// calculator
module calculator (input CLOCK_50,
							input RESET,
							input KEYPRESSED,
							input [3:0] KEYCODE,
							input [3:0] KEY,
							output [0:6] HEX0, HEX1, HEX2, HEX3, HEX4, HEX5, HEX6, HEX7
							);
		wire clockmain = CLOCK_50;
		wire rst = RESET;
		wire [3:0] keycode = KEYCODE;
		wire keystrobe;
		wire load_A, load_B;
		wire bksp_A, bksp_B;
		posedgetrigger keypressedge (.clock(clockmain), .rst(rst), .signal(KEYPRESSED), .strobe(keystrobe));
		wire dig_strobe, reset_strobe, ex_strobe, op_strobe, sub_strobe;
		wire [3:0] dig_code;
		wire [1:0] op_code;
		inputhandler keypad (
			.keystrobe(keystrobe),
			.keycode(keycode),
			.dig_strobe(dig_strobe),
			.reset_strobe(reset_strobe),
			.ex_strobe(ex_strobe),
			.op_strobe(op_strobe),
			.sub_strobe(sub_strobe),
			.dig_code(dig_code),
			.op_code(op_code)
		);
		wire bksp_strobe, MS_strobe, MR_strobe, MC_strobe;
		PBhandler PB (
			.KEY(KEY),
			.clock(clockmain),
			.rst(rst),
			.bksp_strobe(bksp_strobe),
			.MS_strobe(MS_strobe),
			.MR_strobe(MR_strobe),
			.MC_strobe(MC_strobe)
		);
		wire [1:0] display_select;
		wire load_op, reset_state, execute, load_A_mem, load_B_mem, load_mem, clear_mem;
		control FSM (
			.dig_in(dig_strobe),
			.reset_in(reset_strobe),
			.ex_in(ex_strobe),
			.op_in(op_strobe),
			.bksp_in(bksp_strobe),
			.MS_in(MS_strobe),
			.MR_in(MR_strobe),
			.MC_in(MC_strobe),
			.sub_in(sub_strobe),
			.clock(clockmain),
			.rst(rst),
			.bksp_A(bksp_A),
			.bksp_B(bksp_B),
			.load_A(load_A),
			.load_B(load_B),
			.load_mem(load_mem),
			.clear_mem(clear_mem),
			.load_A_mem(load_A_mem),
			.load_B_mem(load_B_mem),
			.load_op(load_op),
			.reset_out(reset_state),
			.execute(execute),  
			.display_select(display_select)
		);
		wire[31:0] reg_A, reg_B;
		wire [31:0] memory_selected, memory_stored;
		bcdreg operand_A (.clock(clockmain), .rst(rst),
							.digit(dig_code),
							.load(load_A),
							.bksp(bksp_A),
							.clear(reset_state),
							.bcdreg(reg_A),
							.mem(memory_stored),
							.load_mem(load_A_mem)
							);
  ...
Settings: LEC_CHECK=0, ABC_AREA=1, CAP_MARGIN=35, CELL_PAD_IN_SITES_DETAIL_PLACEMENT=2, CELL_PAD_IN_SITES_GLOBAL_PLACEMENT=2, CORE_ASPECT_RATIO=1.68, CORE_MARGIN=3, CORE_UTILIZATION=58, CTS_CLUSTER_SIZE=64, GPL_ROUTABILITY_DRIVEN=0, GPL_TIMING_DRIVEN=1, MAX_ROUTING_LAYER=met5, MIN_ROUTING_LAYER=met2, SLEW_MARGIN=20; clock period 69.1 ns.
run.sh (not shown) runs the stock make flow with config.mk's settings and CLKGATE_MAP_FILE=.
The first run died in global placement without I/O (3_1_place_gp_skip_io).
==> next run, changes <==
==> flow/config.mk (replaced) <==
export PLATFORM = sky130hd
export DESIGN_NAME = calculator
export DESIGN_NICKNAME = calculator
export VERILOG_FILES = /design/flow/design.v
export SDC_FILE = /design/flow/constraint.sdc
export NUM_CORES = 4
export LEC_CHECK = 0
export ABC_AREA = 1
export CAP_MARGIN = 20
export CORE_MARGIN = 2
export CORE_UTILIZATION = 40
export SLEW_MARGIN = 20
==> flow/constraint.sdc (replaced) <==
create_clock -name core_clock -period 50.0 [get_ports {CLOCK_50}]
set_input_delay 10.0000 -clock core_clock [delete_from_list [all_inputs] [get_ports {CLOCK_50}]]
set_output_delay 10.0000 -clock core_clock [all_outputs]
set_load 0.01 [all_outputs]
=>
- The new run finished clean
- die area rises by 42%
- synthesized area does not change
- synthesized cell count is unchanged
==> next run, changes <==
==> flow/constraint.sdc (replaced) <==
create_clock -name core_clock -period 38.4 [get_ports {CLOCK_50}]
set_input_delay 7.6800 -clock core_clock [delete_from_list [all_inputs] [get_ports {CLOCK_50}]]
set_output_delay 7.6800 -clock core_clock [all_outputs]
set_load 0.01 [all_outputs]
=> Final area barely changes; routed wire length rises by 0.32%; non-clock buffer count is higher by 3; utilization came out higher by 0.11 points.

---

calculator again, from the RTL that the note above started with.
==> flow/config.mk <==
export PLATFORM = sky130hd
export DESIGN_NAME = calculator
export DESIGN_NICKNAME = calculator
export VERILOG_FILES = /design/flow/design.v
export SDC_FILE = /design/flow/constraint.sdc
export NUM_CORES = 4
export LEC_CHECK = 0
export ABC_AREA = 0
export CAP_MARGIN = 20
export CELL_PAD_IN_SITES_GLOBAL_PLACEMENT = 1
export CORE_MARGIN = 3
export CORE_UTILIZATION = 19
export CTS_CLUSTER_DIAMETER = 53
export PLACE_DENSITY = 0.92
export SLEW_MARGIN = 0
==> flow/constraint.sdc <==
create_clock -name core_clock -period 58.1 [get_ports {CLOCK_50}]
set_input_delay 11.6200 -clock core_clock [delete_from_list [all_inputs] [get_ports {CLOCK_50}]]
set_output_delay 11.6200 -clock core_clock [all_outputs]
set_load 0.01 [all_outputs]
The starting point went through all stages and came out clean.
Change:
- CORE_ASPECT_RATIO: unset -> 0.5
- CORE_UTILIZATION: 19 -> 64
- PLACE_DENSITY: 0.92 -> 0.48
- SETUP_SLACK_MARGIN: unset -> 5.0
Result:
- wire length went up by a few percent
- cell count shrinks by a quarter to a third
- design area shrinks by a few percent
- area after synthesis stays the same
Change:
- ABC_AREA: 0 -> 1
- CELL_PAD_IN_SITES_GLOBAL_PLACEMENT: 1 -> unset
- CORE_ASPECT_RATIO: 0.5 -> unset
- CORE_MARGIN: 3 -> 2
- CORE_UTILIZATION: 64 -> 40
- CTS_CLUSTER_DIAMETER: 53 -> unset
- PLACE_DENSITY: 0.48 -> unset
- SLEW_MARGIN: 0 -> 20
- clock period: 58.1 -> 38.4 ns (I/O delays scaled with it)
Via count drops by about 0.6%; flip-flop count stays the same.
Change:
- CORE_UTILIZATION: 40 -> 44
- SETUP_SLACK_MARGIN: 5.0 -> unset
- clock period: 38.4 -> 33.3 ns (I/O delays scaled with it)
What happened: Cell area goes down by 0.54%. Sequential cell count does not change. Sequential share of layout area is about the same. Wire length goes down by 0.39%.

---

the reference run:
calculator again, from the RTL that the note above started with.
Settings: LEC_CHECK=0, ABC_AREA=1, CAP_MARGIN=20, CELL_PAD_IN_SITES_GLOBAL_PLACEMENT=1, CORE_MARGIN=3, CORE_UTILIZATION=19, CTS_CLUSTER_DIAMETER=53, PLACE_DENSITY=0.48, SETUP_SLACK_MARGIN=5.0, SLEW_MARGIN=0; clock period 58.1 ns.
The reference run finished every step from synthesis to the final layout, and the layout passed the timing, design-rule and antenna checks.
Input-level comparison between the trial run and the reference run:
- CTS_CLUSTER_DIAMETER no longer set, was 53
- PLACE_DENSITY no longer set, was 0.48
- CORE_UTILIZATION now 69, was 19
- CELL_PAD_IN_SITES_GLOBAL_PLACEMENT no longer set, was 1
- CORE_MARGIN now 2, was 3
- SLEW_MARGIN now 20, was 0
- SETUP_SLACK_MARGIN no longer set, was 5.0
- the clock period (ns, I/O delays scaled along) now 37.2, was 58.1
Looking at met1 layer usage reported by global route, the trial run sits 29 points higher than the reference run does. Delta (the trial run minus the reference run): global-route usage now sits higher; via count has increased; utilization went up by 52 points. Cmp the trial run and the reference run / proportion of cell area occupied by registers / lower: the reference run.

---

calculator again, from the RTL that the note above started with.
## calculator
module calculator (input CLOCK_50,
							input RESET,
							input KEYPRESSED,
							input [3:0] KEYCODE,
							input [3:0] KEY,
							output [0:6] HEX0, HEX1, HEX2, HEX3, HEX4, HEX5, HEX6, HEX7
							);
==> flow/config.mk <==
export PLATFORM = sky130hd
export DESIGN_NAME = calculator
export DESIGN_NICKNAME = calculator
export VERILOG_FILES = /design/flow/design.v
export SDC_FILE = /design/flow/constraint.sdc
export NUM_CORES = 4
export LEC_CHECK = 0
export ABC_AREA = 1
export CAP_MARGIN = 20
export CELL_PAD_IN_SITES_GLOBAL_PLACEMENT = 0
export CORE_MARGIN = 2
export CORE_UTILIZATION = 64
export CTS_CLUSTER_DIAMETER = 53
export PLACE_DENSITY = 0.48
export SETUP_SLACK_MARGIN = 5.0
export SLEW_MARGIN = 0
==> flow/constraint.sdc <==
create_clock -name core_clock -period 68.8 [get_ports {CLOCK_50}]
set_input_delay 13.7600 -clock core_clock [delete_from_list [all_inputs] [get_ports {CLOCK_50}]]
set_output_delay 13.7600 -clock core_clock [all_outputs]
set_load 0.01 [all_outputs]
Change:
Settings changed: CELL_PAD_IN_SITES_GLOBAL_PLACEMENT 0 to default, CORE_UTILIZATION 64 to 31, CTS_CLUSTER_DIAMETER 53 to default, PLACE_DENSITY 0.48 to default, SETUP_SLACK_MARGIN 5.0 to default, SLEW_MARGIN 0 to 20.
Clock period 68.8 ns to 38.4 ns, I/O delays scaled along.
The new run ran to the end with no violations.
Worst setup slack got worse by 28 ns.
Via count decreases by 1.3%.
Final cell count increases by 12%.
Clock skew increases by 0.014 ns.
Utilization decreases by 34 points.
Fmax increases by 6.5%.
Final area increases by 2.8%.
Sequential share of layout area decreases by 0.25 points.
Hold slack got worse by 0.0064 ns.

---

calculator again, from the RTL that the note above started with.
export LEC_CHECK = 0
export ABC_AREA = 1
export CAP_MARGIN = 0
export CORE_MARGIN = 2
export CORE_UTILIZATION = 72
export CTS_CLUSTER_DIAMETER = 256
export SETUP_SLACK_MARGIN = 4.1
export SLEW_MARGIN = 20
create_clock -name core_clock -period 33.8 [get_ports {CLOCK_50}]
Next try:
--- a/flow/config.mk
+++ b/flow/config.mk
@@ -7,8 +7,7 @@
 export LEC_CHECK = 0
 export ABC_AREA = 1
-export CAP_MARGIN = 0
+export CAP_MARGIN = 15
 export CORE_MARGIN = 2
-export CORE_UTILIZATION = 72
-export CTS_CLUSTER_DIAMETER = 256
-export SETUP_SLACK_MARGIN = 4.1
+export CORE_UTILIZATION = 70
+export CTS_CLUSTER_SIZE = 34
 export SLEW_MARGIN = 20
==> flow/constraint.sdc (replaced) <==
create_clock -name core_clock -period 17.4 [get_ports {CLOCK_50}]
set_input_delay 3.4800 -clock core_clock [delete_from_list [all_inputs] [get_ports {CLOCK_50}]]
set_output_delay 3.4800 -clock core_clock [all_outputs]
set_load 0.01 [all_outputs]
Result:
- With this change the flow never finished: it broke off in global routing
- synthesized cell count does not change
- synthesized area stays the same
- die size grows by 2.8%
Next try:
--- a/flow/config.mk
+++ b/flow/config.mk
@@ -7,7 +7,7 @@
 export LEC_CHECK = 0
 export ABC_AREA = 1
-export CAP_MARGIN = 15
+export CAP_MARGIN = 5
 export CORE_MARGIN = 2
-export CORE_UTILIZATION = 70
-export CTS_CLUSTER_SIZE = 34
+export CORE_UTILIZATION = 65
+export MAX_ROUTING_LAYER = met4
 export SLEW_MARGIN = 20
==> flow/constraint.sdc (replaced) <==
create_clock -name core_clock -period 24.6 [get_ports {CLOCK_50}]
set_input_delay 4.9200 -clock core_clock [delete_from_list [all_inputs] [get_ports {CLOCK_50}]]
set_output_delay 4.9200 -clock core_clock [all_outputs]
set_load 0.01 [all_outputs]
Outcome: The changed run reached the layout checks and failed them: negative setup slack; die size went up by 7.6%; area after synthesis stays the same; synthesized cell count is unchanged.
Next try:
--- a/flow/config.mk
+++ b/flow/config.mk
@@ -7,7 +7,6 @@
 export LEC_CHECK = 0
 export ABC_AREA = 1
-export CAP_MARGIN = 5
+export CAP_MARGIN = 20
 export CORE_MARGIN = 2
-export CORE_UTILIZATION = 65
-export MAX_ROUTING_LAYER = met4
+export CORE_UTILIZATION = 11
 export SLEW_MARGIN = 20
==> flow/constraint.sdc (replaced) <==
create_clock -name core_clock -period 71.7 [get_ports {CLOCK_50}]
set_input_delay 14.3400 -clock core_clock [delete_from_list [all_inputs] [get_ports {CLOCK_50}]]
set_output_delay 14.3400 -clock core_clock [all_outputs]
set_load 0.01 [all_outputs]
Now the flow completed without violations.
Routed wire length fell by 16%.
Global-route usage falls by 38 points.
Synthesized cell count stays the same.
Utilization goes down by 71 points.
Non-clock buffer count came out lower by 1141.
